[design/flow/run.sh]
#!/bin/bash
# the make line also repeats each setting of config.mk as NAME=value (left out here)
make -C /OpenROAD-flow-scripts/flow DESIGN_CONFIG=/design/flow/config.mk WORK_HOME=/design/flow/orfs CLKGATE_MAP_FILE= finish
[design/flow/config.mk]
export PLATFORM = sky130hd
export DESIGN_NAME = alu
export DESIGN_NICKNAME = alu
export VERILOG_FILES = /design/flow/design.v
export SDC_FILE = /design/flow/constraint.sdc
export NUM_CORES = 4
export LEC_CHECK = 0
export CAP_MARGIN = 20
export CORE_MARGIN = 2
export CORE_UTILIZATION = 63
export PLACE_DENSITY = 0.6
export SLEW_MARGIN = 20
[design/flow/constraint.sdc]
create_clock -name core_clock -period 3.91 [get_ports {clk}]
set_input_delay 0.7820 -clock core_clock [delete_from_list [all_inputs] [get_ports {clk}]]
set_output_delay 0.7820 -clock core_clock [all_outputs]
set_load 0.01 [all_outputs]
[design/flow/design.v]
module alu(
    output[16 - 1:0] data_out,
	 output 							  valid_out,
	 output 							  cmd_out,
	 input [16 - 1:0] data_in,
	 input 							  valid_in,
	 input 							  cmd_in,
	 output 									 amm_read,
	 output[8 - 1:0] amm_address,
	 input [8 - 1:0] amm_readdata,
	 input 									 amm_waitrequest,
	 input[1:0] 							 amm_response,
	 input clk,
	 input rst_n
    );
	reg[2:0] state;
	reg[5:0] nof_operands; 				 
	reg[3:0] opcode; 						 
	reg[7:0] operand[0:63];				 
	reg error;								 
	reg[11:0] result;						 
	reg[5:0] last_index;					 
	reg[5:0] current_index;				 
	reg[5:0] nof;							 
	reg      first_indirect;			 
	reg[7:0] shiftop1, shiftop2;
	wire[1:0] mod = data_in[9:8];		 
	wire[7:0] operand_dir = data_in[7:0];
	wire[7:0] cur_address = operand[current_index];
	wire      bad_address = (cur_address > 'h0F && cur_address < 'h30) || (cur_address > 'h7F && cur_address < 'hA0);
	wire      payload_beat = valid_in && !cmd_in;
	always @(posedge clk) begin
		if(!rst_n) begin
			state <= 3'd0;
		end
		else begin
		case(state)
			3'd0: begin
						if(cmd_in == 1 && valid_in == 1) begin
							opcode <= data_in[11:8];
							nof_operands <= data_in[5:0];
							nof <= data_in[5:0];
							last_index <= 0;
							current_index <= 0;
							first_indirect <= 0;
							shiftop1 <= 0;
							shiftop2 <= 0;
							error <= 0;
							result <= (data_in[11:8] == 1) ? 12'hFFF : 12'h000;
							state <= 3'd1;
							if(data_in[5:0] == 0) begin
								error <= 1;
								state <= 3'd2;
							end
							if(data_in[5:0] != 1 && (data_in[11:8] == 4 || data_in[11:8] == 5 || data_in[11:8] == 6 || data_in[11:8] == 7)) begin
								error <= 1;
								state <= 3'd2;
							end
							if(data_in[5:0] != 2 && (data_in[11:8] == 8 || data_in[11:8] == 9))
								error <= 1;
						end
			end
			3'd1: begin
						if(payload_beat) begin
							if(mod == 2'b00) begin
								case(opcode)
									0: result <= result + operand_dir;
									1: result <= result & operand_dir;
									2:  result <= result | operand_dir;
									3: result <= result ^ operand_dir;
									4: result <= ~{4'b0, operand_dir};
									5: result <= operand_dir + 12'd1;
									6: result <= operand_dir - 12'd1;
									7: result <= ~{4'b0, operand_dir} + 12'd1;
									8, 9: begin
										if(nof == nof_operands) shiftop1 <= operand_dir;
										else shiftop2 <= operand_dir;
									end
									default: ;
								endcase
							end
							if(mod == 2'b01) begin
								operand[last_index] <= operand_dir;
								last_index <= last_index + 1;
								if(nof == nof_operands) first_indirect <= 1;
							end
							nof <= nof - 1;
							if(nof == 1) begin
								if(error || (last_index == 0 && mod != 2'b01))
									state <= 3'd2;
								else
									state <= 3'd4;
							end
						end
			end
			3'd4: begin
				if(bad_address) begin
					error <= 1;
					state <= 3'd2;
				end
				else if(amm_waitrequest == 0) begin
					if(amm_response != 2'b00) begin
						error <= 1;
						state <= 3'd2;
					end
					else begin
						current_index <= current_index + 1;
						case(opcode)
							0: result <= result + amm_readdata;
							1: result <= result & amm_readdata;
							2:  result <= result | amm_readdata;
							3: result <= result ^ amm_readdata;
							4: result <= ~{4'b0, amm_readdata};
							5: result <= amm_readdata + 12'd1;
							6: result <= amm_readdata - 12'd1;
							7: result <= ~{4'b0, amm_readdata} + 12'd1;
							8, 9: begin
								if(first_indirect && current_index == 0) shiftop1 <= amm_readdata;
								else shiftop2 <= amm_readdata;
							end
							default: ;
						endcase
						if(current_index + 1 == last_index)
							state <= 3'd2;
					end
				end
			end
			3'd2: state <= 3'd3;
			default: state <= 3'd0;
		endcase
		end
	end
	reg[16 - 1:0]  		reg_data_out;
	reg 							  		reg_valid_out;
	reg 							  		reg_cmd_out;
	reg[11:0]                     final_result;
	always @(*) begin
		final_result = result;
		if(opcode == 4 || opcode == 7)
			final_result = {4'b0, result[7:0]};
		if(opcode == 8)
			final_result = {4'b0, shiftop1} >> shiftop2;
		if(opcode == 9)
			final_result = {4'b0, shiftop1 << shiftop2};
		if(error == 1)
			final_result = 12'hBAD;
		reg_data_out = 0;
		reg_valid_out = 0;
		reg_cmd_out = 0;
		if(state == 3'd2) begin
			reg_data_out[4] = error;
			reg_data_out[3:0] = opcode;
			reg_valid_out = 1;
			reg_cmd_out = 1;
		end
		if(state == 3'd3) begin
			reg_data_out[11:0] = final_result;
			reg_valid_out = 1;
		end
	end
	assign data_out = reg_data_out;
	assign valid_out = reg_valid_out;
	assign cmd_out = reg_cmd_out;
	assign amm_address = cur_address;
	assign amm_read = (state == 3'd4) && !bad_address;
endmodule
==> flow_summary.toml, run 1 <==
# synthesis and place-and-route metrics
[run_status]
outcome = "finished with violations"
so_faults = "setup timing"

[route]
antenna_left = 0
drt_pre_antenna_iters = 6
vias_per_cell = 6.62
num_antenna_cells = 0
wirelength_um = 69100
vias = 16800
detail_route.wl_per_cell_um = 27.3
drc = 0
drt_iter0_drc = 2249

[global_route]
grt_max_degree = 63
grt_pass1_wl_um = 103000
grt_usage_pct = 31.8
grt-ovfl-total = 0
grt_pass1_vias = 16300
antenna_found_initial = 3

[power_and_ir_drop]
p_clk_share_pct = 39.4
power_leakage_nw = 10.6
p_sw_mw = 3.11
power.density_mw_per_mm2 = 438
p_int_mw = 10.6
comb_power_share_pct = 9.9
p_comb_mw = 1.36
total_power_mw = 13.7
swShare_pct = 22.7
seq_cell_power_mw = 6.96
top_power_group = "sequential cells"
pwr-share-seq_pct = 50.7
irDropWorstVdd_v = 0.000382
pg_clk_mw = 5.40

[yosys]
synth.logic.top_family = "multiplexers"
edf_count = 570
synth-simple-area-share_pct = 7.35
most_common_cell = "edfxtp_1"
syn_area_mm2 = 0.0267
synthTopCellsByArea = "edfxtp_1 (64%), mux4_2 (13%), ha_1 (2.1%)"
synthArstFlopShare_pct = 0
top_area_share_pct = 64.2
yosys-stat-cells = 1730
top_cells_by_count = "edfxtp_1 (570), mux4_2 (150), nor2_1 (135)"
yosysWarnings = 1
yosysSeqAreaShare_pct = 65.0
ys_sh_aoi_pct = 7.20
ff_type = "edfxtp_1"
synth-seq-cells = 581
synthCells = 1730
ys_sh_xor_pct = 1.74
avgSynthCellArea_um2 = 15.4
adder_share_pct = 2.22
synth_top_cell_by_area = "edfxtp_1"
synth.distinct_cells = 70
ys_area_mm2 = 0.0267
muxShareOfSynthArea_pct = 13.7

[sta]
fmax_ghz = 0.241
worst_slack_ps = -237
slew_viol_final = 0
report.final.setup_viol = 5
hold_violations = 0
rsz0062_at_grt = "true"
tightest_slew_ps = 1040
holdWs_ps = 513
tns_ps = -888
relSlewSlack_pct = 30.0
fin_crit_ps = 4150
skew_ps = 24.1
timing.final.crit_share_pct = 106

[floorplan]
chip_area_mm2 = 0.0440
fp.dieW_um = 210
die_h_um = 210
initCoreUtil_pct = 63.7
ios = 58
num_rows = 75
coreArea_mm2 = 0.0419

[worst_setup_path]
critPathLaunchType = "flop"
critical_path_class = "flop to output port"
cpMaxStageDelayCell = "mux4_2"
crit_end = "amm_read"
r2r_setup_slack_ps = 70
cp_max_fo = 6
path_common_cell = "buf_6"
path_cells = "buf_12, buf_6, buf_12, mux4_2, a22oi_2, nand2_1, a32o_2, a211o_1, a21oi_4, buf_6, nor2_4, buf_6"
worstSetupEndpointType = "output port"
required_ps = 3130
critical-path-top-delay-family = "AND-OR/OR-AND gates"
cp.depth = 12
cpPeakStageDelay_ps = 550
crit_buf_inv = 5
crit_arrival_ps = 3360
r2r-end = "shiftop1[3]"
rr_worst_depth = 14

[run]
cap_violations = 0
warning_count = 57

[finish]
area_growth_pct = 17.4
utilization_pct = 74.8
final_nets = 2025

[clocking]
insertion_delay_ps = 630
cts_max_level = 2
root_buffer = "clkbuf_16"
numCtsBuffers = 57
clockBufferDepth = 3
cts_tree = "done"
cts.sinks = 581
hold_buffers = 0
cts.clk_slew.worst_paths_ps = 60

[hold_path]
hold_start = "state[3]"
min_to = "state[3]"
holdPathStages = 2
hp-class = "flop to flop"

[place]
dp.final_hpwl_um = 45300
io_buffers = 49
gp_congestion = 0.920
post-place-ws_ps = -207
cell type report:
class | count | area (um2)
fillers | 2585 | 10600
inverters | 51 | 191
clock inverters | 28 | 310
well taps | 539 | 674
clock buffers | 76 | 1520
multi-input cells | 994 | 8790
flip-flops and latches | 581 | 17300
repair buffers | 263 | 2460
stage by stage:
step                instance area, um2  std cells
floorplan                        26700       1733
global placement                 28700       2382
detailed placement               28700       2382
CTS                              31000       2513
global route                     31300       2532
finish                           31300       2532
what timing repair did:
action	CTS	global route
pin swaps	8	5
setup buffers	27	18
setup endpoints to repair	30	32
gates resized	76	33
cloned	2	2
per-layer routing:
metal	up-vias	global-route usage [%]	share of wire (%)
met2	927	51.5	48
met4	2	10.3	3.4
met3	143	4.31	8.3
li1	7281	-	-
met1	8407	45.6	40
met5	-	0	0.019
==> run 2, diff against run 1 <==
- CORE_ASPECT_RATIO: not set -> 0.64
- CORE_UTILIZATION: 63 -> 40
- HOLD_SLACK_MARGIN: not set -> 0.03
- PLACE_DENSITY: 0.6 -> not set
- clock period: 3.91 -> 10.0 ns (I/O delays scaled with it)
==> run 2 against run 1 <==
Now clean on timing, DRC and antenna. Non-clock buffer count down 187. Worst hold slack better by 92 ps. Largest power group unchanged. Synthesized cell count unchanged. Sequential share of layout area rose by 3.2 points. Sequential power is 61% lower. Largest cell class unchanged. Combinational power down 68%. Utilization fell by 30 points. Critical path type unchanged.
==> flow_summary.toml, run 2 <==
# synthesis and place-and-route metrics
[yosys]
yosysSeqAreaShare_pct = 65.0
synth.distinct_cells = 70
yosys-stat-cells = 1730
muxShareOfSynthArea_pct = 13.7
synth-simple-area-share_pct = 7.35
yosysWarnings = 1
ys_sh_xor_pct = 1.74
adder_share_pct = 2.22
ys_sh_aoi_pct = 7.20
top_cells_by_count = "edfxtp_1 (570), mux4_2 (150), nor2_1 (135)"
ys_area_mm2 = 0.0267
edf_count = 570
syn_area_mm2 = 0.0267
avgSynthCellArea_um2 = 15.4
synth.logic.top_family = "multiplexers"
synth_top_cell_by_area = "edfxtp_1"
synth-seq-cells = 581
top_area_share_pct = 64.2
synthTopCellsByArea = "edfxtp_1 (64%), mux4_2 (13%), ha_1 (2.1%)"
synthArstFlopShare_pct = 0
ff_type = "edfxtp_1"
synthCells = 1730
most_common_cell = "edfxtp_1"

[sta]
tns_ps = 0
timing.final.crit_share_pct = 70.2
fmax_ghz = 0.143
worst_slack_ps = 2980
tightest_slew_ps = 1190
skew_ps = 12.5
fin_crit_ps = 7020
slew_viol_final = 0
report.final.setup_viol = 0
hold_violations = 0
rsz0062_at_grt = "false"
relSlewSlack_pct = 20.4

[clocking]
cts_tree = "done"
hold_buffers = 0
cts_max_level = 2
insertion_delay_ps = 590
numCtsBuffers = 53
cts.sinks = 581
cts.clk_slew.worst_paths_ps = 70
clockBufferDepth = 3
post_cts_buffers = 0
ctsResizeCount = 0
root_buffer = "clkbuf_16"

[global_route]
antenna_found_initial = 2
grt_pass1_vias = 15300
grt_usage_pct = 20.1
grt_pass1_wl_um = 102000
grt_max_degree = 76
grt-ovfl-total = 0

[worst_setup_path]
path_common_cell = "buf_4"
crit_end = "amm_read"
r2r-end = "result[6]"
critPathLaunchType = "flop"
crit_buf_inv = 3
required_ps = 8000
crit_arrival_ps = 5020
cp_max_fo = 45
rr_worst_depth = 11
cp.depth = 9
cpMaxStageDelayCell = "dfxtp_4"
critical_path_class = "flop to output port"
path_cells = "buf_4, mux4_2, a22o_1, o21ai_0, nand4b_1, a21oi_1, buf_4, nor2_1, clkdlybuf4s50_1"
critical-path-top-delay-family = "buffers and inverters"
r2r_setup_slack_ps = 4770
worstSetupEndpointType = "output port"
cpPeakStageDelay_ps = 920

[power_and_ir_drop]
p_comb_mw = 0.441
pwr-share-seq_pct = 52.9
p_sw_mw = 1.19
power_leakage_nw = 9.33
irDropWorstVdd_v = 0.000121
swShare_pct = 23.0
p_clk_share_pct = 38.6
p_int_mw = 3.98
total_power_mw = 5.17
pg_clk_mw = 1.99
power.density_mw_per_mm2 = 174
comb_power_share_pct = 8.5
top_power_group = "sequential cells"
seq_cell_power_mw = 2.73

[floorplan]
coreArea_mm2 = 0.0657
chip_area_mm2 = 0.0688
die_h_um = 211
num_rows = 75
fp.dieW_um = 327
ios = 58
initCoreUtil_pct = 40.6

[finish]
area_growth_pct = 11.1
final_nets = 1834

[route]
wirelength_um = 69700
vias_per_cell = 5.98
antenna_left = 0
drt_iter0_drc = 2417
detail_route.wl_per_cell_um = 26.0
vias = 16100
drt_pre_antenna_iters = 7
drc = 0

[hold_path]
holdPathStages = 2
hold_start = "current_index[1]"
hp-class = "flop to flop"

[place]
io_buffers = 49
post-place-ws_ps = 3530
gp_congestion = 0.918
dp.final_hpwl_um = 45600

[run_status]
outcome = "complete, no violations"

[run]
warning_count = 53
cap_violations = 0
-- run 2: layout make-up --
cell class,count,area (um2)
Antenna cell,1,2.50
Multi-Input combinational cell,994,8640
Clock inverter,28,238
Clock buffer,70,1430
Sequential cell,581,17300
Inverter,51,191
Fill cell,5728,36100
Tap cell,885,1110
Timing Repair Buffer,76,653
-- run 2: through the flow --
stage                     cells  util, %  cell area, um2  hold WS (ps)
after detailed placement   2587     42.5           27900           577
after global routing       2685     45.1           29600           616
final                      2686     45.1           29600           605
after floorplan            1733        -           26700           510
after CTS                  2685     45.0           29600           606
after global placement     2587     42.5           27900           561
-- run 2: layer usage --
layer | up-vias | global-route usage, % | share of wire, %
met5 | - | 0 | 0.019
met4 | 2 | 3.89 | 1.5
met3 | 84 | 5.29 | 9.6
met2 | 730 | 27.4 | 41
met1 | 8342 | 32.0 | 48
li1 | 6906 | - | -
==> run 3, diff against run 2 <==
- CELL_PAD_IN_SITES_GLOBAL_PLACEMENT: not set -> 0
- CORE_ASPECT_RATIO: 0.64 -> 0.61
- CORE_UTILIZATION: 40 -> 65
- GPL_ROUTABILITY_DRIVEN: not set -> 0
- HOLD_SLACK_MARGIN: 0.03 -> not set
- MAX_ROUTING_LAYER: not set -> met5
- PLACE_DENSITY_LB_ADDON: not set -> 0.14
- SETUP_SLACK_MARGIN: not set -> 0.61
- clock period: 10.0 -> 3.98 ns (I/O delays scaled with it)
==> run 3 against run 2 <==
The layout now fails its checks (setup timing). Synthesized cell count did not move. Via count grew 11%. Sequential share of layout area shrank 3.8 points. Largest cell class unchanged. Power grew to 2.5 times the previous value. Worst setup slack worse by 3100 ps. Highest routed layer unchanged. Worst hold slack worse by 12 ps. First-iteration DRC count is 44% higher. Clock power up 130%.
==> flow_summary.toml, run 3 <==
# synthesis and place-and-route metrics
[place]
dp.final_hpwl_um = 48800
io_buffers = 49
post-place-ws_ps = -78.6

[yosys]
yosysSeqAreaShare_pct = 65.0
most_common_cell = "edfxtp_1"
ys_area_mm2 = 0.0267
yosys-stat-cells = 1730
avgSynthCellArea_um2 = 15.4
top_area_share_pct = 64.2
synth.distinct_cells = 70
synthCells = 1730
ys_sh_xor_pct = 1.74
edf_count = 570
synth-seq-cells = 581
adder_share_pct = 2.22
synth-simple-area-share_pct = 7.35
yosysWarnings = 1
top_cells_by_count = "edfxtp_1 (570), mux4_2 (150), nor2_1 (135)"
ys_sh_aoi_pct = 7.20
synth.logic.top_family = "multiplexers"
ff_type = "edfxtp_1"
synthArstFlopShare_pct = 0
muxShareOfSynthArea_pct = 13.7
syn_area_mm2 = 0.0267
synthTopCellsByArea = "edfxtp_1 (64%), mux4_2 (13%), ha_1 (2.1%)"
synth_top_cell_by_area = "edfxtp_1"

[clocking]
root_buffer = "clkbuf_16"
cts_tree = "done"
cts.clk_slew.worst_paths_ps = 60
hold_buffers = 0
cts_max_level = 2
cts.sinks = 581
numCtsBuffers = 50
insertion_delay_ps = 580
clockBufferDepth = 3

[finish]
fillCellCount = 2097
area_growth_pct = 18.8
final_nets = 2037

[power_and_ir_drop]
p_int_mw = 9.89
pg_clk_mw = 4.61
pwr-share-seq_pct = 52.8
power_leakage_nw = 10.7
top_power_group = "sequential cells"
swShare_pct = 23.6
total_power_mw = 12.9
p_sw_mw = 3.06
irDropWorstVdd_v = 0.000424
seq_cell_power_mw = 6.83
p_comb_mw = 1.50
power.density_mw_per_mm2 = 409
comb_power_share_pct = 11.6
p_clk_share_pct = 35.6

[floorplan]
num_rows = 57
die_h_um = 162
coreArea_mm2 = 0.0402
ios = 58
fp.dieW_um = 263
chip_area_mm2 = 0.0427
initCoreUtil_pct = 66.4

[run]
warning_count = 56
cap_violations = 0

[route]
drt_iter0_drc = 3481
drt_pre_antenna_iters = 9
drc = 0
detail_route.wl_per_cell_um = 30.5
vias_per_cell = 7.08
vias = 17900
antenna_left = 0
wirelength_um = 77200

[worst_setup_path]
rr_worst_depth = 16
path_common_cell = "buf_4"
crit_arrival_ps = 3300
cp_max_fo = 6
cpPeakStageDelay_ps = 570
crit_end = "amm_read"
required_ps = 3180
r2r_setup_slack_ps = -30
critPathLaunchType = "flop"
critical_path_class = "flop to output port"
cpMaxStageDelayCell = "mux4_2"
path_cells = "buf_12, buf_8, mux4_2, buf_4, o22ai_4, a211oi_2, a311oi_2, buf_4, a211o_1, a21oi_4, nor2_4, buf_6"
cp.depth = 12
crit_buf_inv = 5
worstSetupEndpointType = "output port"
r2r-end = "shiftop1[2]"
critical-path-top-delay-family = "buffers and inverters"

[hold_path]
hp-class = "flop to flop"
min_to = "state[4]"
hold_start = "state[2]"
holdPathStages = 1

[sta]
hold_violations = 0
timing.final.crit_share_pct = 103
rsz0062_at_grt = "true"
tns_ps = -576
fin_crit_ps = 4100
skew_ps = 27.6
relSlewSlack_pct = 21.9
tightest_slew_ps = 1160
slew_viol_final = 0
fmax_ghz = 0.244
worst_slack_ps = -120
report.final.setup_viol = 13

[global_route]
grt_usage_pct = 35.6
grt_pass1_vias = 16900
grt-ovfl-total = 0
grt_pass1_wl_um = 110000
grt_max_degree = 76
antenna_found_initial = 6

[run_status]
so_faults = "setup timing"
outcome = "finished with violations"
-- run 3: final cells by class --
cell class | count | area [um2] | share of cell area (%)
sequential | 581 | 17300 | 54.8
tap | 531 | 664 | 2.10
timing repair buffer | 282 | 2790 | 8.80
multi-input combinational | 994 | 9180 | 29.0
antenna | 1 | 2.50 | 0.00790
clock buffer | 61 | 1310 | 4.15
inverter | 51 | 191 | 0.604
clock inverter | 27 | 181 | 0.573
-- run 3: stage by stage --
step / hold slack [ps] / util (%) / area, um2 / cells
finish: 593 / 78.9 / 31700 / 2528
global placement: 565 / 71.2 / 28600 / 2365
global route: 605 / 78.9 / 31700 / 2527
CTS: 581 / 77.6 / 31200 / 2506
detailed placement: 574 / 71.2 / 28600 / 2365
floorplan: 510 / - / 26800 / 1733
-- run 3: layer usage --
layer	up-vias	GRT usage [%]	wire, um
met1	8956	54.7	30000
li1	7296	-	-
met4	6	6.65	1590
met5	-	0	111
met3	162	13.3	12400
met2	1480	49.5	33100
-- run 3: what timing repair did --
action	CTS	global route
setup endpoints to repair	58	66
resized	183	84
buffers inserted	47	21
pin swaps	23	48
hold endpoints to repair	0	0
gates cloned	6	0
==> run 4, diff against run 3 <==
- ABC_AREA: not set -> 1
- CELL_PAD_IN_SITES_GLOBAL_PLACEMENT: 0 -> not set
- CORE_ASPECT_RATIO: 0.61 -> not set
- CORE_UTILIZATION: 65 -> 72
- CTS_CLUSTER_SIZE: not set -> 10
- GPL_ROUTABILITY_DRIVEN: 0 -> not set
- MAX_ROUTING_LAYER: met5 -> not set
- PLACE_DENSITY: not set -> 0.36
- PLACE_DENSITY_LB_ADDON: 0.14 -> not set
- SETUP_SLACK_MARGIN: 0.61 -> 0.3
- clock period: 3.98 -> 3.95 ns (I/O delays scaled with it)
==> run 4 against run 3 <==
Still fails the layout checks on setup timing. Critical path type unchanged. Flip-flop count is the same. Die size shrank 8.0%. Worst hold slack lost 110 ps. Via count grew 37%. Combinational power grew about 10%. Power grew 10%. Worst setup slack lost 270 ps. Highest routed layer unchanged. Utilization grew 7.1 points.
==> flow_summary.toml, run 4 <==
# synthesis and place-and-route metrics
[run_status]
outcome = "finished with violations"
so_faults = "setup timing"

[yosys]
ff_type = "edfxtp_1"
yosysSeqAreaShare_pct = 63.8
yosysWarnings = 1
synth-seq-cells = 581
top_cells_by_count = "edfxtp_1 (570), nand2_1 (532), nor2_1 (323)"
synth.distinct_cells = 48
avgSynthCellArea_um2 = 10.4
synthCells = 2614
yosys-stat-cells = 2614
synthTopCellsByArea = "edfxtp_1 (63%), nand2_1 (7.4%), nand3_1 (5.5%)"
synth-simple-area-share_pct = 18.7
synth_top_cell_by_area = "edfxtp_1"
ys_sh_xor_pct = 1.19
top_area_share_pct = 63.0
ys_sh_aoi_pct = 9.34
most_common_cell = "edfxtp_1"
synth.logic.top_family = "simple AND/OR/NAND/NOR gates"
adder_share_pct = 2.17
muxShareOfSynthArea_pct = 0
ys_area_mm2 = 0.0272
edf_count = 570
synthArstFlopShare_pct = 0
syn_area_mm2 = 0.0272

[hold_path]
hold_start = "state[2]"
hp-class = "flop to flop"
holdPathStages = 2
min_to = "state[4]"

[global_route]
antenna_found_initial = 4
grt_usage_pct = 45.6
grt_pass1_vias = 22300
grt_pass1_wl_um = 131000
grt-ovfl-total = 0
grt_max_degree = 70

[worst_setup_path]
cpPeakStageDelay_ps = 450
path_cells = "buf_12, buf_12, buf_16, nand2_1, nand3_1, nand3_1, nand2_1, nand2_1, nand3_1, nand3_2, nand2_4, inv_2, nand2_1, nand2_2, inv_2, buf_2"
crit_end = "amm_read"
critPathLaunchType = "flop"
cp.depth = 16
r2r_setup_slack_ps = -140
rr_worst_depth = 18
required_ps = 3160
cpMaxStageDelayCell = "dfxtp_4"
r2r-end = "result[1]"
worstSetupEndpointType = "output port"
crit_arrival_ps = 3550
critical_path_class = "flop to output port"
critical-path-top-delay-family = "simple AND/OR/NAND/NOR gates"
cp_max_fo = 6
path_common_cell = "nand2_1"
crit_buf_inv = 6

[finish]
final-seq-area_mm2 = 0.0173
utilization_pct = 86.0
area_growth_pct = 18.4
final_cells = 3325
finish.instance_area_mm2 = 0.0322
final_nets = 2863
fillCellCount = 1607
logic_area_mm2 = 0.00907

[clocking]
cts.sinks = 581
cts.clk_slew.worst_paths_ps = 50
numCtsBuffers = 68
hold_buffers = 0
cts_max_level = 3
cts_tree = "done"
root_buffer = "clkbuf_16"
insertion_delay_ps = 610
clockBufferDepth = 3

[power_and_ir_drop]
seq_cell_power_mw = 6.86
total_power_mw = 14.3
p_comb_mw = 1.70
p_sw_mw = 3.73
p_int_mw = 10.5
irDropWorstVdd_v = 0.000442
pg_clk_mw = 5.71
power_leakage_nw = 12.0
top_power_group = "sequential cells"
power.density_mw_per_mm2 = 444
pwr-share-seq_pct = 48.1
swShare_pct = 26.1
p_clk_share_pct = 40.0
comb_power_share_pct = 11.9

[sta]
fin_crit_ps = 4340
skew_ps = 34.7
fmax_ghz = 0.230
relSlewSlack_pct = 29.0
holdWs_ps = 481
worst_slack_ps = -393
slew_viol_final = 0
rsz0062_at_grt = "true"
report.final.setup_viol = 15
hold_violations = 0
tightest_slew_ps = 1060
timing.final.crit_share_pct = 110

[route]
vias = 24600
drt_pre_antenna_iters = 14
drc = 0
detail_route.wl_per_cell_um = 30.7
vias_per_cell = 7.39
antenna_left = 0
wirelength_um = 102000
drt_iter0_drc = 5148

[run]
cap_violations = 0
warning_count = 58

[floorplan]
ios = 58
fp.dieW_um = 198
die_h_um = 198
num_rows = 71
initCoreUtil_pct = 72.6
coreArea_mm2 = 0.0374
chip_area_mm2 = 0.0393

[place]
place_inst = 3170
gp_congestion = 1.01
io_buffers = 49
placed_area_mm2 = 0.0287
dp.final_hpwl_um = 49000
[run 4: repair_timing]
action	in CTS	in global routing
resized	81	128
setup endpoints to repair	20	41
setup buffers	22	13
pin swaps	15	39
gates cloned	11	11
[run 4: layout make-up]
class,count,area share [%]
Sequential cell,581,53.9
Tap cell,511,1.99
Antenna cell,3,0.0233
Multi-Input combinational cell,1745,28.2
Timing Repair inverter,2,0.0895
Inverter,151,1.84
Clock buffer,88,5.66
Clock inverter,7,0.195
Timing Repair Buffer,237,8.08
[run 4: layer usage]
layer	wire length [um]	global-route usage (%)	up-vias
met3	17200	12.5	932
met5	200	0	-
li1	-	-	9585
met4	10800	31.9	10
met2	44600	73.9	2874
met1	29400	53.1	11200
[run 4: metrics by stage]
step	TNS (ps)	worst slack, ps
floorplan	0	1140
global placement	0	359
detailed placement	0	296
CTS	0	203
global route	-9260	-613
finish	-2460	-393
==> run 5, diff against run 4 <==
- ABC_AREA: 1 -> not set
- CORE_UTILIZATION: 72 -> 60
- CTS_CLUSTER_SIZE: 10 -> not set
- PLACE_DENSITY: 0.36 -> 0.6
- SETUP_SLACK_MARGIN: 0.3 -> not set
- clock period: 3.95 -> 4.83 ns (I/O delays scaled with it)
==> run 5 against run 4 <==
Sequential power shrank 18%. Die size is 17% higher. Utilization down 18 points. Now clean on timing, DRC and antenna. Synthesized cell count shrank 34%. Final cell count is 25% lower. Register-to-register slack improved by 800 ps. Count of clock-buffer cells in the layout down 17. Power shrank 25%. Wire length decreased by 34%. Flip-flop count unchanged. Largest power group unchanged. Highest routed layer is now met4. Worst hold slack better by 140 ps. Area after synthesis decreased by 1.9%.
==> flow_summary.toml, run 5 <==
# synthesis and place-and-route metrics
[sta]
fin_crit_ps = 4670
holdWs_ps = 620
report.final.setup_viol = 0
tns_ps = 0
fmax_ghz = 0.214
skew_ps = 24.7
tightest_slew_ps = 889
hold_violations = 0
rsz0062_at_grt = "false"
slew_viol_final = 0
worst_slack_ps = 158
relSlewSlack_pct = 40.7
timing.final.crit_share_pct = 96.7

[worst_setup_path]
r2r-end = "shiftop2[1]"
critical_path_class = "flop to output port"
critical-path-top-delay-family = "multiplexers"
worstSetupEndpointType = "output port"
cpPeakStageDelay_ps = 560
r2r_setup_slack_ps = 660
crit_arrival_ps = 3710
required_ps = 3860
cp_max_fo = 11
cp.depth = 7
cpMaxStageDelayCell = "mux4_2"
crit_buf_inv = 4
rr_worst_depth = 14
crit_end = "amm_address[2]"
critPathLaunchType = "flop"
path_common_cell = "mux4_2"
path_cells = "buf_12, buf_6, buf_4, mux4_2, mux4_2, mux4_2, clkdlybuf4s50_1"

[yosys]
ys_sh_xor_pct = 1.74
synthCells = 1730
ys_area_mm2 = 0.0267
yosys-stat-cells = 1730
edf_count = 570
synthArstFlopShare_pct = 0
synth_top_cell_by_area = "edfxtp_1"
synth.distinct_cells = 70
top_cells_by_count = "edfxtp_1 (570), mux4_2 (150), nor2_1 (135)"
yosysWarnings = 1
muxShareOfSynthArea_pct = 13.7
ff_type = "edfxtp_1"
avgSynthCellArea_um2 = 15.4
top_area_share_pct = 64.2
synth-simple-area-share_pct = 7.35
yosysSeqAreaShare_pct = 65.0
synthTopCellsByArea = "edfxtp_1 (64%), mux4_2 (13%), ha_1 (2.1%)"
most_common_cell = "edfxtp_1"
adder_share_pct = 2.22
synth.logic.top_family = "multiplexers"
ys_sh_aoi_pct = 7.20
synth-seq-cells = 581
syn_area_mm2 = 0.0267

[power_and_ir_drop]
top_power_group = "sequential cells"
power.density_mw_per_mm2 = 356
p_int_mw = 8.30
swShare_pct = 22.6
irDropWorstVdd_v = 0.000338
p_comb_mw = 0.966
p_clk_share_pct = 38.4
seq_cell_power_mw = 5.65
power_leakage_nw = 9.91
p_sw_mw = 2.43
comb_power_share_pct = 9.0
pwr-share-seq_pct = 52.6
pg_clk_mw = 4.11

[route]
antenna_left = 0
wirelength_um = 67400
detail_route.wl_per_cell_um = 27.0
drc = 0
drt_iter0_drc = 1841
drt_pre_antenna_iters = 6
vias = 16100
vias_per_cell = 6.47

[clocking]
insertion_delay_ps = 620
cts_max_level = 2
root_buffer = "clkbuf_16"
cts_tree = "done"
cts.clk_slew.worst_paths_ps = 60
clockBufferDepth = 3
hold_buffers = 0
cts.sinks = 581
numCtsBuffers = 56

[finish]
final_nets = 1936
utilization_pct = 68.4
area_growth_pct = 13.0
final_cells = 2492

[floorplan]
chip_area_mm2 = 0.0461
ios = 58
num_rows = 77
initCoreUtil_pct = 60.6
fp.dieW_um = 215
die_h_um = 215
coreArea_mm2 = 0.0440

[run_status]
outcome = "complete, no violations"

[run]
warning_count = 55
cap_violations = 0

[global_route]
grt_usage_pct = 29.9
grt_pass1_wl_um = 101000
grt-ovfl-total = 0
grt_pass1_vias = 15900
grt_max_degree = 76
antenna_found_initial = 1

[hold_path]
holdPathStages = 2
min_to = "state[3]"
hp-class = "flop to flop"
hold_start = "state[0]"

[place]
dp.final_hpwl_um = 45000
post-place-ws_ps = 355
io_buffers = 49
gp_congestion = 0.924
place_inst = 2387
run 5: layout make-up:
class                   instances  area (um2)
diodes                          1        2.50
clock buffers                  71        1480
clock inverters                27         220
fillers                      3055       13900
inverters                      51         191
multi-input cells             994        8620
flip-flops and latches        581       17300
well taps                     592         741
repair buffers                175        1510
run 5: repair_timing:
action                     CTS  global route
pin swaps                    0             1
setup endpoints to repair    5             3
buffers inserted             7             0
gates resized                5             2
run 5: layer usage:
metal | wire length (um) | up-vias | share of wire, % | track usage [%]
met2 | 31800 | 647 | 47 | 46.3
li1 | - | 7108 | - | -
met5 | 0 | - | 0 | 0
met4 | 2360 | 0 | 3.5 | 11.4
met1 | 28000 | 8252 | 42 | 42.7
met3 | 5280 | 112 | 7.8 | 5.83
run 5: through the flow:
step           power (mW)  instance area [um2]
6_report             10.7                30100
5_1_grt              11.1                30100
4_1_cts              10.8                30100
3_5_place_dp         6.69                28300
3_3_place_gp         6.67                28300
2_1_floorplan        6.31                26700
==> run 6, diff against run 5 <==
- CELL_PAD_IN_SITES_GLOBAL_PLACEMENT: not set -> 0
- CORE_ASPECT_RATIO: not set -> 0.61
- CORE_UTILIZATION: 60 -> 65
- GPL_ROUTABILITY_DRIVEN: not set -> 0
- MAX_ROUTING_LAYER: not set -> met5
- PLACE_DENSITY: 0.6 -> not set
- PLACE_DENSITY_LB_ADDON: not set -> 0.14
- SETUP_SLACK_MARGIN: not set -> 1.19
- clock period: 4.83 -> 4.01 ns (I/O delays scaled with it)
==> run 6 against run 5 <==
Power grew 32%. Non-clock buffer count rose by 175. Worst hold slack worse by 25 ps. Largest power group unchanged. Die size down 7.4%. Utilization up 14 points. Global-route usage grew 8.6 points. Now fails the layout checks on setup timing. First-iteration DRC count grew 110%. Wire length grew 26%. Register-to-register slack got worse by 930 ps. Flip-flop count unchanged.
==> flow_summary.toml, run 6 <==
# synthesis and place-and-route metrics
[global_route]
antenna_found_initial = 1
grt_max_degree = 64
grt_pass1_wl_um = 119000
grt_pass1_vias = 17800
use_met1_pct = 58.0
top_usage_layer = "met1"
met2_usage_pct = 55.3
use_met3_pct = 11.9
grt_usage_pct = 38.5
grt-ovfl-total = 0

[place]
io_buffers = 49
dp.final_hpwl_um = 49300
placed_area_mm2 = 0.0288

[clocking]
insertion_delay_ps = 590
numCtsBuffers = 50
cts_max_level = 2
clockBufferDepth = 3
hold_buffers = 0
cts.clk_slew.worst_paths_ps = 70
root_buffer = "clkbuf_16"
cts_tree = "done"
cts.sinks = 581

[power_and_ir_drop]
power.density_mw_per_mm2 = 428
seq_cell_power_mw = 6.80
comb_power_share_pct = 11.7
pwr-share-seq_pct = 48.1
p_sw_mw = 3.33
p_int_mw = 10.8
p_comb_mw = 1.65
power_leakage_nw = 11.3
top_power_group = "sequential cells"
p_clk_share_pct = 40.2
pg_clk_mw = 5.67
irDropWorstVdd_v = 0.000417
swShare_pct = 23.6

[yosys]
ys_sh_aoi_pct = 7.20
avgSynthCellArea_um2 = 15.4
ys_area_mm2 = 0.0267
adder_share_pct = 2.22
synth-simple-area-share_pct = 7.35
yosysWarnings = 1
muxShareOfSynthArea_pct = 13.7
most_common_cell = "edfxtp_1"
syn_area_mm2 = 0.0267
top_area_share_pct = 64.2
ys_sh_xor_pct = 1.74
synthTopCellsByArea = "edfxtp_1 (64%), mux4_2 (13%), ha_1 (2.1%)"
ff_type = "edfxtp_1"
synth.logic.top_family = "multiplexers"
synthCells = 1730
edf_count = 570
synthArstFlopShare_pct = 0
yosys-stat-cells = 1730
yosysSeqAreaShare_pct = 65.0
top_cells_by_count = "edfxtp_1 (570), mux4_2 (150), nor2_1 (135)"
synth-seq-cells = 581
synth_top_cell_by_area = "edfxtp_1"
synth.distinct_cells = 70

[sta]
holdWs_ps = 594
report.final.setup_viol = 41
slew_viol_final = 0
tightest_slew_ps = 1050
rsz0062_at_grt = "true"
worst_slack_ps = -313
fmax_ghz = 0.231
timing.final.crit_share_pct = 108
skew_ps = 19.9
relSlewSlack_pct = 30.0
hold_violations = 0
fin_crit_ps = 4320

[finish]
area_growth_pct = 23.7
finish.instance_area_mm2 = 0.0330
final-seq-area_mm2 = 0.0174
final_nets = 2106
fillCellCount = 1865
logic_area_mm2 = 0.00957

[worst_setup_path]
rr_worst_depth = 19
critical_path_class = "flop to output port"
cpMaxStageDelayCell = "nor3_2"
crit_arrival_ps = 3520
r2r_setup_slack_ps = -270
worstSetupEndpointType = "output port"
cpPeakStageDelay_ps = 450
crit_buf_inv = 6
cp_max_fo = 4
critical-path-top-delay-family = "buffers and inverters"
crit_end = "amm_read"
r2r-end = "shiftop1[6]"
path_cells = "buf_4, buf_6, buf_12, buf_16, mux4_2, o32ai_4, nor3_2, a311oi_2, buf_4, a211o_1, a21oi_4, nor2_4, buf_6"
critPathLaunchType = "flop"
cp.depth = 13
required_ps = 3210

[hold_path]
min_to = "operand[35][4]"
hold_start = "data_in[4]"
hp-class = "input pin to flop"
holdPathStages = 1

[route]
vias_per_cell = 7.40
antenna_left = 0
detail_route.wl_per_cell_um = 32.7
vias = 19200
drt_pre_antenna_iters = 10
drc = 0
drt_iter0_drc = 3795
wirelength_um = 85200

[run_status]
outcome = "finished with violations"
so_faults = "setup timing"

[floorplan]
fp.dieW_um = 263
num_rows = 57
ios = 58
coreArea_mm2 = 0.0402
initCoreUtil_pct = 66.4
chip_area_mm2 = 0.0427
die_h_um = 162

[run]
warning_count = 56
cap_violations = 0
[run 6: layout make-up]
class | instances | share of cell area (%)
inverters | 51 | 0.592
diodes | 1 | 0.00759
repair buffers | 350 | 9.98
clock inverters | 32 | 1.59
flip-flops and latches | 581 | 52.6
well taps | 531 | 2.02
clock buffers | 61 | 4.17
multi-input cells | 995 | 29.0
[run 6: what timing repair did]
action | in CTS | in global routing
endpoints found under the setup margin | 164 | 94
pin swaps | 49 | 70
cloned | 8 | 0
resized | 269 | 96
setup buffers | 84 | 39
[run 6: metal layers]
metal	vias up	part of all wire (%)
met5	-	0
met4	0	4.5
met3	387	16
met2	1954	42
met1	9462	37
li1	7441	-
[run 6: stage by stage]
| step | TNS (ps) | std cells | utilization (%) | power (mW) | setup WS [ps] |
|---|---|---|---|---|---|
| global placement | 0 | 2377 | 71.7 | 8.09 | 85.8 |
| floorplan | 0 | 1733 | - | 7.64 | 575 |
| CTS | -1620 | 2562 | 80.3 | 13.9 | -127 |
| finish | -7820 | 2602 | 82.1 | 14.1 | -313 |
| detailed placement | 0 | 2377 | 71.7 | 8.13 | 30.9 |
| global route | -10280 | 2601 | 82.1 | 14.4 | -334 |
==> run 7, diff against run 6 <==
- CAP_MARGIN: 20 -> 35
- CELL_PAD_IN_SITES_GLOBAL_PLACEMENT: 0 -> not set
- CORE_ASPECT_RATIO: 0.61 -> not set
- CORE_UTILIZATION: 65 -> 72
- CTS_CLUSTER_DIAMETER: not set -> 100
- CTS_CLUSTER_SIZE: not set -> 15
- GPL_ROUTABILITY_DRIVEN: 0 -> not set
- MAX_ROUTING_LAYER: met5 -> not set
- PLACE_DENSITY_LB_ADDON: 0.14 -> 0.07
- SETUP_SLACK_MARGIN: 1.19 -> not set
- clock period: 4.01 -> 3.91 ns (I/O delays scaled with it)
==> run 7 against run 6 <==
The layout still fails its checks (setup timing). Flip-flop count is the same. Critical path depth grew 1. Combinational power shrank about 10%. First-iteration DRC count shrank 9.4%.
==> flow_summary.toml, run 7 <==
# synthesis and place-and-route metrics
[run_status]
outcome = "finished with violations"
so_faults = "setup timing"

[route]
wirelength_um = 80800
detail_route.wl_per_cell_um = 33.0
vias = 18400
antenna_left = 0
drt_pre_antenna_iters = 10
vias_per_cell = 7.51
num_antenna_cells = 0
drt_iter0_drc = 3439
drc = 0

[yosys]
avgSynthCellArea_um2 = 15.4
edf_count = 570
top_area_share_pct = 64.2
synth_top_cell_by_area = "edfxtp_1"
synth.distinct_cells = 70
adder_share_pct = 2.22
synth-simple-area-share_pct = 7.35
most_common_cell = "edfxtp_1"
synthCells = 1730
yosysSeqAreaShare_pct = 65.0
synth-seq-cells = 581
ff_type = "edfxtp_1"
ys_sh_xor_pct = 1.74
yosysWarnings = 1
muxShareOfSynthArea_pct = 13.7
synth.logic.top_family = "multiplexers"
yosys-stat-cells = 1730
ys_area_mm2 = 0.0267
synthTopCellsByArea = "edfxtp_1 (64%), mux4_2 (13%), ha_1 (2.1%)"
syn_area_mm2 = 0.0267
synthArstFlopShare_pct = 0
ys_sh_aoi_pct = 7.20
top_cells_by_count = "edfxtp_1 (570), mux4_2 (150), nor2_1 (135)"

[power_and_ir_drop]
power.density_mw_per_mm2 = 411
p_clk_share_pct = 33.5
total_power_mw = 12.7
top_power_group = "sequential cells"
p_int_mw = 9.67
p_comb_mw = 1.49
seq_cell_power_mw = 6.96
p_sw_mw = 3.03
power_leakage_nw = 10.5
pwr-share-seq_pct = 54.8
comb_power_share_pct = 11.8
irDropWorstVdd_v = 0.000588
pg_clk_mw = 4.25
swShare_pct = 23.9

[floorplan]
num_rows = 70
initCoreUtil_pct = 73.0
chip_area_mm2 = 0.0386
ios = 58
die_h_um = 196
fp.dieW_um = 196
coreArea_mm2 = 0.0365

[finish]
area_growth_pct = 15.8
logic_area_mm2 = 0.00886
fillCellCount = 1604
final-seq-area_mm2 = 0.0173
final_nets = 2042

[sta]
timing.final.crit_share_pct = 109
fmax_ghz = 0.234
hold_violations = 0
slew_viol_final = 0
worst_slack_ps = -369
relSlewSlack_pct = 38.5
report.final.setup_viol = 42
rsz0062_at_grt = "true"
tightest_slew_ps = 913
skew_ps = 28.6
fin_crit_ps = 4280

[worst_setup_path]
cpPeakStageDelay_ps = 570
rr_worst_depth = 18
crit_buf_inv = 7
critical_path_class = "flop to output port"
required_ps = 3130
critical-path-top-delay-family = "buffers and inverters"
cp.depth = 14
crit_arrival_ps = 3500
worstSetupEndpointType = "output port"
r2r_setup_slack_ps = -250
cp_max_fo = 7
r2r-end = "shiftop1[5]"
critPathLaunchType = "flop"
crit_end = "amm_read"
cpMaxStageDelayCell = "mux4_2"
path_cells = "buf_12, buf_16, buf_4, buf_12, mux4_2, o21ai_2, a211oi_2, a311oi_2, buf_4, o211ai_1, a21oi_2, buf_6, nor2_4, buf_6"

[hold_path]
hp-class = "flop to flop"
holdPathStages = 2
hold_start = "state[3]"
min_to = "state[2]"

[clocking]
numCtsBuffers = 44
cts.sinks = 581
cts.clk_slew.worst_paths_ps = 80
clockBufferDepth = 3
insertion_delay_ps = 600
cts_max_level = 2
cts_tree = "done"
root_buffer = "clkbuf_16"

[global_route]
met2_usage_pct = 66.2
grt_pass1_wl_um = 112000
grt_max_degree = 75
use_met1_pct = 53.8
use_met3_pct = 7.87
grt-ovfl-total = 0
antenna_found_initial = 2
grt_usage_pct = 40.6
top_usage_layer = "met2"
grt_pass1_vias = 17700

[run]
cap_violations = 0
warning_count = 55

[place]
gp_congestion = 0.966
post-place-ws_ps = -45.3
dp.final_hpwl_um = 46400
io_buffers = 49
[run 7: repair_timing]
action,in CTS,in global routing
buffers inserted,27,49
gates resized,85,46
pin swaps,13,18
cloned,4,1
hold buffers,0,0
endpoints found under the setup margin,21,49
[run 7: metal layers]
layer  share of wire (%)  up-vias  routed length (um)
met5               0.032        -                  26
met4                 6.6        4                5310
met3                  14      389               11100
met2                  48     1824               38600
met1                  32     8901               25800
li1                    -     7291                   -
[run 7: final cells by class]
cell class              count  area share [%]
flip-flops and latches    581            56.2
multi-input cells         995            28.7
repair buffers            292            8.63
clock buffers              61            3.91
well taps                 468            1.90
inverters                  51           0.620
clock inverters             2          0.0567
[run 7: per-stage QoR]
stage | setup TNS [ps] | cells | cell area [um2] | hold WS, ps | util (%)
2_1_floorplan | 0 | 1733 | 26700 | 510 | -
3_3_place_gp | -30.8 | 2310 | 28600 | 552 | 78.2
3_5_place_dp | -45.3 | 2311 | 28600 | 556 | 78.2
4_1_cts | -700 | 2405 | 30400 | 585 | 83.1
5_1_grt | -8210 | 2450 | 30900 | 623 | 84.5
6_report | -5910 | 2450 | 30900 | 627 | 84.5
==> run 8, diff against run 7 <==
- CAP_MARGIN: 35 -> 20
- CORE_UTILIZATION: 72 -> 44
- CTS_CLUSTER_DIAMETER: 100 -> not set
- CTS_CLUSTER_SIZE: 15 -> not set
- PLACE_DENSITY: not set -> 0.6
- PLACE_DENSITY_LB_ADDON: 0.07 -> not set
- clock period: 3.91 -> 7.36 ns (I/O delays scaled with it)
==> run 8 against run 7 <==
The run now finishes clean. Power down 44%. Synthesized cell count unchanged. Register-to-register slack better by 2600 ps. Flip-flop count unchanged. Area after synthesis unchanged. Critical path depth down 4. Utilization down 35 points. Design area down 4.0%. Worst setup slack better by 1600 ps. Die size up 62%. Global-route usage down 19 points. Worst hold slack worse by 95 ps. Highest routed layer unchanged.
==> flow_summary.toml, run 8 <==
# synthesis and place-and-route metrics
[sta]
timing.final.crit_share_pct = 83.0
fin_crit_ps = 6110
relSlewSlack_pct = 23.6
report.final.setup_viol = 0
slew_viol_final = 0
tns_ps = 0
hold_violations = 0
holdWs_ps = 531
rsz0062_at_grt = "false"
skew_ps = 22.9
fmax_ghz = 0.164
tightest_slew_ps = 1140

[worst_setup_path]
critical_path_class = "flop to output port"
crit_buf_inv = 3
critPathLaunchType = "flop"
required_ps = 5890
path_cells = "buf_12, mux4_2, o21ai_0, nor3_1, a311oi_1, a211o_1, a21oi_1, buf_4, nor2_1, clkdlybuf4s50_1"
cpPeakStageDelay_ps = 730
cp.depth = 10
critical-path-top-delay-family = "buffers and inverters"
worstSetupEndpointType = "output port"
r2r-end = "result[0]"
rr_worst_depth = 11
r2r_setup_slack_ps = 2390
crit_end = "amm_read"
cp_max_fo = 47
cpMaxStageDelayCell = "dfxtp_4"
crit_arrival_ps = 4630

[route]
wirelength_um = 68200
drt_iter0_drc = 1610
vias = 15900
drt_pre_antenna_iters = 8
detail_route.wl_per_cell_um = 26.3
antenna_left = 0
num_antenna_cells = 0
drc = 0
vias_per_cell = 6.13

[power_and_ir_drop]
comb_power_share_pct = 8.3
p_clk_share_pct = 39.7
power_leakage_nw = 9.42
irDropWorstVdd_v = 0.000210
power.density_mw_per_mm2 = 241
p_sw_mw = 1.66
seq_cell_power_mw = 3.71
pg_clk_mw = 2.84
top_power_group = "sequential cells"
p_int_mw = 5.49
pwr-share-seq_pct = 52.0
swShare_pct = 23.2
p_comb_mw = 0.595

[floorplan]
fp.dieW_um = 250
coreArea_mm2 = 0.0601
initCoreUtil_pct = 44.3
num_rows = 90
ios = 58
chip_area_mm2 = 0.0626
die_h_um = 250

[run]
cap_violations = 0
warning_count = 53

[yosys]
synthCells = 1730
synth-seq-cells = 581
synth.distinct_cells = 70
most_common_cell = "edfxtp_1"
ys_sh_xor_pct = 1.74
ff_type = "edfxtp_1"
adder_share_pct = 2.22
top_cells_by_count = "edfxtp_1 (570), mux4_2 (150), nor2_1 (135)"
yosysSeqAreaShare_pct = 65.0
edf_count = 570
synth.logic.top_family = "multiplexers"
yosys-stat-cells = 1730
syn_area_mm2 = 0.0267
synth-simple-area-share_pct = 7.35
ys_area_mm2 = 0.0267
synth_top_cell_by_area = "edfxtp_1"
yosysWarnings = 1
muxShareOfSynthArea_pct = 13.7
ys_sh_aoi_pct = 7.20
avgSynthCellArea_um2 = 15.4
synthTopCellsByArea = "edfxtp_1 (64%), mux4_2 (13%), ha_1 (2.1%)"
synthArstFlopShare_pct = 0
top_area_share_pct = 64.2

[global_route]
grt_pass1_vias = 15600
grt_usage_pct = 21.8
use_met1_pct = 31.4
grt_max_degree = 73
met2_usage_pct = 34.2
antenna_found_initial = 3
top_usage_layer = "met2"
use_met3_pct = 3.60
grt_pass1_wl_um = 101000
grt-ovfl-total = 0

[clocking]
hold_buffers = 0
cts_tree = "done"
clockBufferDepth = 3
insertion_delay_ps = 630
post_cts_buffers = 0
cts.sinks = 581
cts_max_level = 2
root_buffer = "clkbuf_16"
cts.clk_slew.worst_paths_ps = 60
ctsResizeCount = 0
numCtsBuffers = 59

[place]
io_buffers = 49
gp_congestion = 0.863
dp.final_hpwl_um = 43700
place_inst = 2487

[run_status]
outcome = "complete, no violations"

[finish]
area_growth_pct = 11.2
final_nets = 1844
final_cells = 2594
fillCellCount = 5046

[hold_path]
hp-class = "flop to flop"
hold_start = "state[3]"
holdPathStages = 2
min_to = "state[3]"
[run 8: per-stage QoR]
stage          instance area (um2)  setup slack [ps]  util (%)  power [mW]
2_1_floorplan                26700              2920         -        4.14
3_3_place_gp                 27800              1950      46.3        4.36
3_5_place_dp                 27800              1890      46.3        4.37
4_1_cts                      29600              1220      49.3        7.19
5_1_grt                      29700               967      49.3        7.36
6_report                     29700              1250      49.3        7.14
[run 8: final cells by class]
| class | count | area, um2 | share of cell area (%) |
|---|---|---|---|
| clock buffer | 78 | 1590 | 5.36 |
| clock inverter | 28 | 211 | 0.713 |
| inverter | 51 | 191 | 0.646 |
| multi-input combinational | 994 | 8610 | 29.0 |
| sequential | 581 | 17300 | 58.5 |
| tap | 782 | 978 | 3.30 |
| timing repair buffer | 80 | 721 | 2.43 |
[run 8: routing by layer]
layer,vias to the layer above,wire (um)
li1,6928,-
met1,8198,29500
met4,2,2200
met5,-,14
met2,639,31800
met3,129,4590
==> run 9, diff against run 8 <==
- ABC_AREA: not set -> 1
- CAP_MARGIN: 20 -> 30
- CORE_MARGIN: 2 -> 10
- CORE_UTILIZATION: 44 -> 25
- CTS_CLUSTER_SIZE: not set -> 63
- HOLD_SLACK_MARGIN: not set -> -0.07
- MAX_ROUTING_LAYER: not set -> met5
- MIN_ROUTING_LAYER: not set -> met1
- PLACE_DENSITY: 0.6 -> not set
- clock period: 7.36 -> 6.53 ns (I/O delays scaled with it)
==> run 9 against run 8 <==
Still clean on timing, DRC and antenna. Final cell count grew 57%. Non-clock buffer count is 6 higher. Register-to-register slack improved by 110 ps. Critical path type unchanged. Critical endpoint unchanged. Largest power group unchanged.
==> flow_summary.toml, run 9 <==
# synthesis and place-and-route metrics
[run]
warning_count = 57
cap_violations = 0

[floorplan]
fp.dieW_um = 350
initCoreUtil_pct = 25.3
num_rows = 120
chip_area_mm2 = 0.122
die_h_um = 350
coreArea_mm2 = 0.108
ios = 58

[worst_setup_path]
required_ps = 5220
crit_arrival_ps = 4090
r2r_setup_slack_ps = 2500
worstSetupEndpointType = "output port"
r2r-end = "result[1]"
cpMaxStageDelayCell = "clkdlybuf4s50_1"
cp.depth = 17
critPathLaunchType = "flop"
crit_end = "amm_read"
path_cells = "inv_6, buf_12, nand2_1, nand3_1, nand3_1, nand2_1, nand2_1, nand3_1, nand3_1, nand2_2, nor2_1, nand2_1, nand2_1, nand2_1, nand2_1, inv_1, clkdlybuf4s50_1"
path_common_cell = "nand2_1"
crit_buf_inv = 4
critical-path-top-delay-family = "buffers and inverters"
cpPeakStageDelay_ps = 540
rr_worst_depth = 16
cp_max_fo = 85
critical_path_class = "flop to output port"

[yosys]
synth-seq-cells = 581
avgSynthCellArea_um2 = 10.4
yosysWarnings = 1
ys_sh_xor_pct = 1.19
synth.logic.top_family = "simple AND/OR/NAND/NOR gates"
top_area_share_pct = 63.0
synthCells = 2614
edf_count = 570
ys_area_mm2 = 0.0272
yosys-stat-cells = 2614
yosysSeqAreaShare_pct = 63.8
synth.distinct_cells = 48
syn_area_mm2 = 0.0272
synth_top_cell_by_area = "edfxtp_1"
adder_share_pct = 2.17
synth-simple-area-share_pct = 18.7
synthArstFlopShare_pct = 0
most_common_cell = "edfxtp_1"
synthTopCellsByArea = "edfxtp_1 (63%), nand2_1 (7.4%), nand3_1 (5.5%)"
muxShareOfSynthArea_pct = 0
ff_type = "edfxtp_1"
ys_sh_aoi_pct = 9.34
top_cells_by_count = "edfxtp_1 (570), nand2_1 (532), nor2_1 (323)"

[global_route]
grt_pass1_vias = 18600
grt-ovfl-total = 0
antenna_found_initial = 5
grt_max_degree = 174
grt_pass1_wl_um = 114000
grt_usage_pct = 11.9

[clocking]
hold_buffers = 0
cts_tree = "done"
cts.sinks = 581
cts_max_level = 2
root_buffer = "clkbuf_16"
post_cts_buffers = 0
ctsResizeCount = 0
numCtsBuffers = 57
insertion_delay_ps = 640
cts.clk_slew.worst_paths_ps = 60
clockBufferDepth = 3

[hold_path]
min_to = "state[4]"
hp-class = "flop to flop"
holdPathStages = 2
hold_start = "state[2]"

[finish]
area_growth_pct = 13.8
finish.instance_area_mm2 = 0.0309
final_nets = 2699

[power_and_ir_drop]
pwr-share-seq_pct = 50.7
irDropWorstVdd_v = 0.000231
seq_cell_power_mw = 4.14
top_power_group = "sequential cells"
swShare_pct = 24.6
pg_clk_mw = 3.31
comb_power_share_pct = 8.8
power.density_mw_per_mm2 = 264
p_clk_share_pct = 40.5
p_comb_mw = 0.720
p_int_mw = 6.16
power_leakage_nw = 10.7
p_sw_mw = 2.01

[place]
io_buffers = 49
gp_congestion = 0.917
placed_area_mm2 = 0.0290
dp.final_hpwl_um = 46100

[route]
drt_iter0_drc = 2288
drc = 0
detail_route.wl_per_cell_um = 18.5
antenna_left = 0
wirelength_um = 75400
vias = 19600
vias_per_cell = 4.82
drt_pre_antenna_iters = 5

[sta]
fmax_ghz = 0.185
slew_viol_final = 0
tightest_slew_ps = 999
relSlewSlack_pct = 33.1
report.final.setup_viol = 0
rsz0062_at_grt = "false"
fin_crit_ps = 5400
tns_ps = 0
hold_violations = 0
skew_ps = 49.6
timing.final.crit_share_pct = 82.6

[run_status]
outcome = "complete, no violations"
## run 9: metrics by stage
stage | hold WS, ps | setup WS, ps | total power [mW] | cells | util, %
final | 458 | 1130 | 8.17 | 4075 | 28.7
after global routing | 504 | 785 | 8.42 | 4075 | 28.7
after CTS | 470 | 1150 | 8.20 | 4073 | 28.7
after detailed placement | 455 | 1840 | 4.94 | 3966 | 27.0
after global placement | 447 | 1810 | 4.93 | 3966 | 27.0
after floorplan | 406 | 3210 | 4.65 | 2617 | -
## run 9: layout make-up
type | instances | area [um2]
flip-flops and latches | 581 | 17300
clock inverters | 41 | 387
inverters | 151 | 574
diodes | 2 | 5.00
clock buffers | 66 | 1480
well taps | 1403 | 1760
multi-input cells | 1745 | 8550
fillers | 11100 | 76600
repair buffers | 86 | 803
## run 9: per-layer routing
layer / vias to the layer above / wire length [um] / global-route usage [%] / part of all wire, %
li1: 9255 / - / - / -
met1: 9489 / 33800 / 16.7 / 45
met2: 766 / 32800 / 18.1 / 43
met3: 124 / 6580 / 2.65 / 8.7
met4: 4 / 2230 / 3.96 / 3.0
met5: - / 27 / 0 / 0.036
==> run 10, diff against run 9 <==
- CORE_MARGIN: 10 -> 2
- CORE_UTILIZATION: 25 -> 72
- CTS_CLUSTER_DIAMETER: not set -> 60
- CTS_CLUSTER_SIZE: 63 -> 35
- HOLD_SLACK_MARGIN: -0.07 -> 0.29
- MAX_ROUTING_LAYER: met5 -> not set
- MIN_ROUTING_LAYER: met1 -> not set
- PLACE_DENSITY: not set -> 0.64
- SETUP_SLACK_MARGIN: not set -> -0.38
- clock period: 6.53 -> 4.7 ns (I/O delays scaled with it)
==> run 10 against run 9 <==
The layout now fails its checks (setup timing). Worst setup slack lost 1200 ps. Non-clock buffer count is 17 higher. Critical path depth decreased by 1. Critical endpoint unchanged. Largest cell class unchanged. Largest power group unchanged. Highest routed layer unchanged.
==> flow_summary.toml, run 10 <==
# synthesis and place-and-route metrics
[global_route]
grt_pass1_vias = 19600
grt-ovfl-total = 0
grt_usage_pct = 37.4
grt_max_degree = 129
grt_pass1_wl_um = 109000
antenna_found_initial = 2

[power_and_ir_drop]
p_comb_mw = 1.03
comb_power_share_pct = 10.0
swShare_pct = 26.0
top_power_group = "sequential cells"
p_sw_mw = 2.67
irDropWorstVdd_v = 0.000390
power_leakage_nw = 10.5
pg_clk_mw = 3.49
pwr-share-seq_pct = 56.0
seq_cell_power_mw = 5.75
p_clk_share_pct = 34.0
power.density_mw_per_mm2 = 350
p_int_mw = 7.60
total_power_mw = 10.3

[clocking]
clockBufferDepth = 3
cts.sinks = 581
root_buffer = "clkbuf_16"
cts_max_level = 2
ctsResizeCount = 0
hold_buffers = 0
cts_tree = "done"
cts.clk_slew.worst_paths_ps = 120
post_cts_buffers = 0
insertion_delay_ps = 570
numCtsBuffers = 34

[place]
place_inst = 3086
dp.final_hpwl_um = 46900
placed_area_mm2 = 0.0281
io_buffers = 49
gp_congestion = 0.985
post-place-ws_ps = 567

[yosys]
yosysSeqAreaShare_pct = 63.8
top_area_share_pct = 63.0
edf_count = 570
synth_top_cell_by_area = "edfxtp_1"
synthCells = 2614
ys_area_mm2 = 0.0272
ff_type = "edfxtp_1"
synth.logic.top_family = "simple AND/OR/NAND/NOR gates"
muxShareOfSynthArea_pct = 0
synthArstFlopShare_pct = 0
syn_area_mm2 = 0.0272
ys_sh_aoi_pct = 9.34
adder_share_pct = 2.17
yosys-stat-cells = 2614
ys_sh_xor_pct = 1.19
synth-seq-cells = 581
synthTopCellsByArea = "edfxtp_1 (63%), nand2_1 (7.4%), nand3_1 (5.5%)"
most_common_cell = "edfxtp_1"
top_cells_by_count = "edfxtp_1 (570), nand2_1 (532), nor2_1 (323)"
avgSynthCellArea_um2 = 10.4
synth-simple-area-share_pct = 18.7
synth.distinct_cells = 48
yosysWarnings = 1

[worst_setup_path]
critPathLaunchType = "flop"
cpPeakStageDelay_ps = 530
cp.depth = 16
critical-path-top-delay-family = "buffers and inverters"
r2r_setup_slack_ps = 980
r2r-end = "shiftop1[1]"
rr_worst_depth = 15
path_cells = "clkinv_2, buf_12, nand3_1, nand3_1, nand2_1, nand2_1, nand3_1, nand3_1, nand2_2, nor2_1, nand2_1, nand2_1, nand2_1, nand2_1, inv_1, clkdlybuf4s50_1"
cpMaxStageDelayCell = "clkdlybuf4s50_1"
cp_max_fo = 29
worstSetupEndpointType = "output port"
crit_arrival_ps = 3870
crit_buf_inv = 4
required_ps = 3760
crit_end = "amm_read"
critical_path_class = "flop to output port"
path_common_cell = "nand2_1"

[route]
antenna_left = 0
wirelength_um = 73100
num_antenna_cells = 0
drt_iter0_drc = 2758
detail_route.wl_per_cell_um = 23.2
vias = 20500
drc = 0
vias_per_cell = 6.51
drt_pre_antenna_iters = 7

[hold_path]
hp-class = "flop to flop"
hold_start = "state[2]"
min_to = "state[4]"
holdPathStages = 2

[floorplan]
die_h_um = 198
initCoreUtil_pct = 72.6
ios = 58
chip_area_mm2 = 0.0393
coreArea_mm2 = 0.0374
num_rows = 71
fp.dieW_um = 198

[sta]
holdWs_ps = 454
tns_ps = -117
hold_violations = 0
timing.final.crit_share_pct = 102
report.final.setup_viol = 3
worst_slack_ps = -114
relSlewSlack_pct = 35.5
tightest_slew_ps = 960
fmax_ghz = 0.208
slew_viol_final = 0
skew_ps = 41.3
fin_crit_ps = 4810

[finish]
area_growth_pct = 8.15
final_nets = 2693
finish.instance_area_mm2 = 0.0294
final_cells = 3152
utilization_pct = 78.6

[run_status]
outcome = "finished with violations"
so_faults = "setup timing"

[run]
cap_violations = 0
warning_count = 57
[run 10: cell type report]
class                   instances  area (um2)
multi-input cells            1745        8550
clock buffers                  38         887
repair buffers                103         998
clock inverters                23         385
inverters                     151         573
flip-flops and latches        581       17300
well taps                     511         639
fillers                      2260        8020
[run 10: layer usage]
metal	up-vias	share of wire, %	global-route usage [%]
met4	2	6.1	22.9
met5	-	0.015	0
met3	262	10	6.05
li1	9217	-	-
met2	1384	48	61.1
met1	9646	35	47.4
==> run 11, diff against run 10 <==
- ABC_AREA: 1 -> not set
- CAP_MARGIN: 30 -> 20
- CORE_UTILIZATION: 72 -> 40
- CTS_CLUSTER_DIAMETER: 60 -> not set
- CTS_CLUSTER_SIZE: 35 -> not set
- HOLD_SLACK_MARGIN: 0.29 -> not set
- PLACE_DENSITY: 0.64 -> 0.6
- SETUP_SLACK_MARGIN: -0.38 -> not set
- clock period: 4.7 -> 4.89 ns (I/O delays scaled with it)
==> run 11 against run 10 <==
The run now finishes clean. Final cell count is 12% lower. Worst hold slack better by 170 ps. Global-route usage is 17 points lower. Critical path type unchanged.
==> flow_summary.toml, run 11 <==
# synthesis and place-and-route metrics
[worst_setup_path]
cp_max_fo = 12
path_cells = "buf_16, buf_4, buf_12, mux4_2, mux4_2, mux4_2, clkdlybuf4s50_1"
crit_arrival_ps = 3750
critPathLaunchType = "flop"
cpMaxStageDelayCell = "mux4_2"
crit_buf_inv = 4
required_ps = 3910
worstSetupEndpointType = "output port"
crit_end = "amm_address[2]"
r2r_setup_slack_ps = 660
path_common_cell = "mux4_2"
r2r-end = "shiftop2[1]"
rr_worst_depth = 14
cpPeakStageDelay_ps = 560
cp.depth = 7
critical-path-top-delay-family = "multiplexers"
critical_path_class = "flop to output port"

[power_and_ir_drop]
p_comb_mw = 0.977
p_int_mw = 8.53
pwr-share-seq_pct = 50.3
power_leakage_nw = 10.0
power.density_mw_per_mm2 = 360
p_clk_share_pct = 40.9
seq_cell_power_mw = 5.58
pg_clk_mw = 4.54
p_sw_mw = 2.57
swShare_pct = 23.1
comb_power_share_pct = 8.8
irDropWorstVdd_v = 0.000265
top_power_group = "sequential cells"

[yosys]
synth-simple-area-share_pct = 7.35
synthCells = 1730
synthArstFlopShare_pct = 0
ff_type = "edfxtp_1"
synth_top_cell_by_area = "edfxtp_1"
top_cells_by_count = "edfxtp_1 (570), mux4_2 (150), nor2_1 (135)"
syn_area_mm2 = 0.0267
synthTopCellsByArea = "edfxtp_1 (64%), mux4_2 (13%), ha_1 (2.1%)"
ys_sh_xor_pct = 1.74
adder_share_pct = 2.22
yosysSeqAreaShare_pct = 65.0
top_area_share_pct = 64.2
yosysWarnings = 1
muxShareOfSynthArea_pct = 13.7
ys_sh_aoi_pct = 7.20
ys_area_mm2 = 0.0267
yosys-stat-cells = 1730
edf_count = 570
synth.distinct_cells = 70
avgSynthCellArea_um2 = 15.4
most_common_cell = "edfxtp_1"
synth.logic.top_family = "multiplexers"
synth-seq-cells = 581

[floorplan]
die_h_um = 262
initCoreUtil_pct = 40.5
ios = 58
fp.dieW_um = 262
num_rows = 94
coreArea_mm2 = 0.0659
chip_area_mm2 = 0.0687

[finish]
final_cells = 2777
final_nets = 1940
area_growth_pct = 15.5
utilization_pct = 46.8

[clocking]
cts_max_level = 2
hold_buffers = 0
cts.clk_slew.worst_paths_ps = 70
clockBufferDepth = 3
cts.sinks = 581
cts_tree = "done"
numCtsBuffers = 59
insertion_delay_ps = 640
root_buffer = "clkbuf_16"

[hold_path]
hp-class = "flop to flop"
min_to = "state[4]"
hold_start = "state[2]"
holdPathStages = 1

[sta]
skew_ps = 43.7
tightest_slew_ps = 1020
fmax_ghz = 0.211
tns_ps = 0
fin_crit_ps = 4730
rsz0062_at_grt = "false"
slew_viol_final = 0
timing.final.crit_share_pct = 96.8
report.final.setup_viol = 0
relSlewSlack_pct = 31.3
hold_violations = 0

[route]
vias_per_cell = 5.82
num_antenna_cells = 0
drc = 0
drt_pre_antenna_iters = 5
detail_route.wl_per_cell_um = 25.1
wirelength_um = 69700
antenna_left = 0
drt_iter0_drc = 1851
vias = 16200

[global_route]
grt-ovfl-total = 0
grt_pass1_wl_um = 103000
antenna_found_initial = 4
grt_pass1_vias = 15900
grt_max_degree = 75
grt_usage_pct = 20.4

[place]
io_buffers = 49
dp.final_hpwl_um = 45500
gp_congestion = 0.912
place_inst = 2652

[run]
warning_count = 53
cap_violations = 0

[run_status]
outcome = "complete, no violations"
run 11: cell type report:
type	instances	area, um2
flip-flops and latches	581	17400
multi-input cells	994	8650
repair buffers	176	1550
clock buffers	71	1520
inverters	51	191
well taps	864	1080
fillers	5633	35100
clock inverters	40	448
run 11: timing repair:
item,in CTS,in global routing
endpoints found under the setup margin,5,5
buffers inserted,2,11
gates resized,11,9
pin swaps,0,2
gates cloned,1,0
run 11: per-stage QoR:
stage                     hold slack (ps)  total power [mW]  area [um2]  setup slack (ps)
after floorplan                       510              6.23       26700               947
after CTS                             622              11.2       30700              3.34
after detailed placement              614              6.62       28600               228
final                                 621              11.1       30800               157
after global placement                578              6.60       28600               172
after global routing                  655              11.4       30800              46.9
run 11: routing by layer:
| metal | track usage, % | vias to the layer above | wire length (um) |
|---|---|---|---|
| met5 | 0 | - | 14 |
| met4 | 5.92 | 2 | 1730 |
| met3 | 3.25 | 114 | 4710 |
| met2 | 32.0 | 628 | 32800 |
| met1 | 29.4 | 8300 | 30500 |
| li1 | - | 7114 | - |
Power and IR drop assume default switching activity.
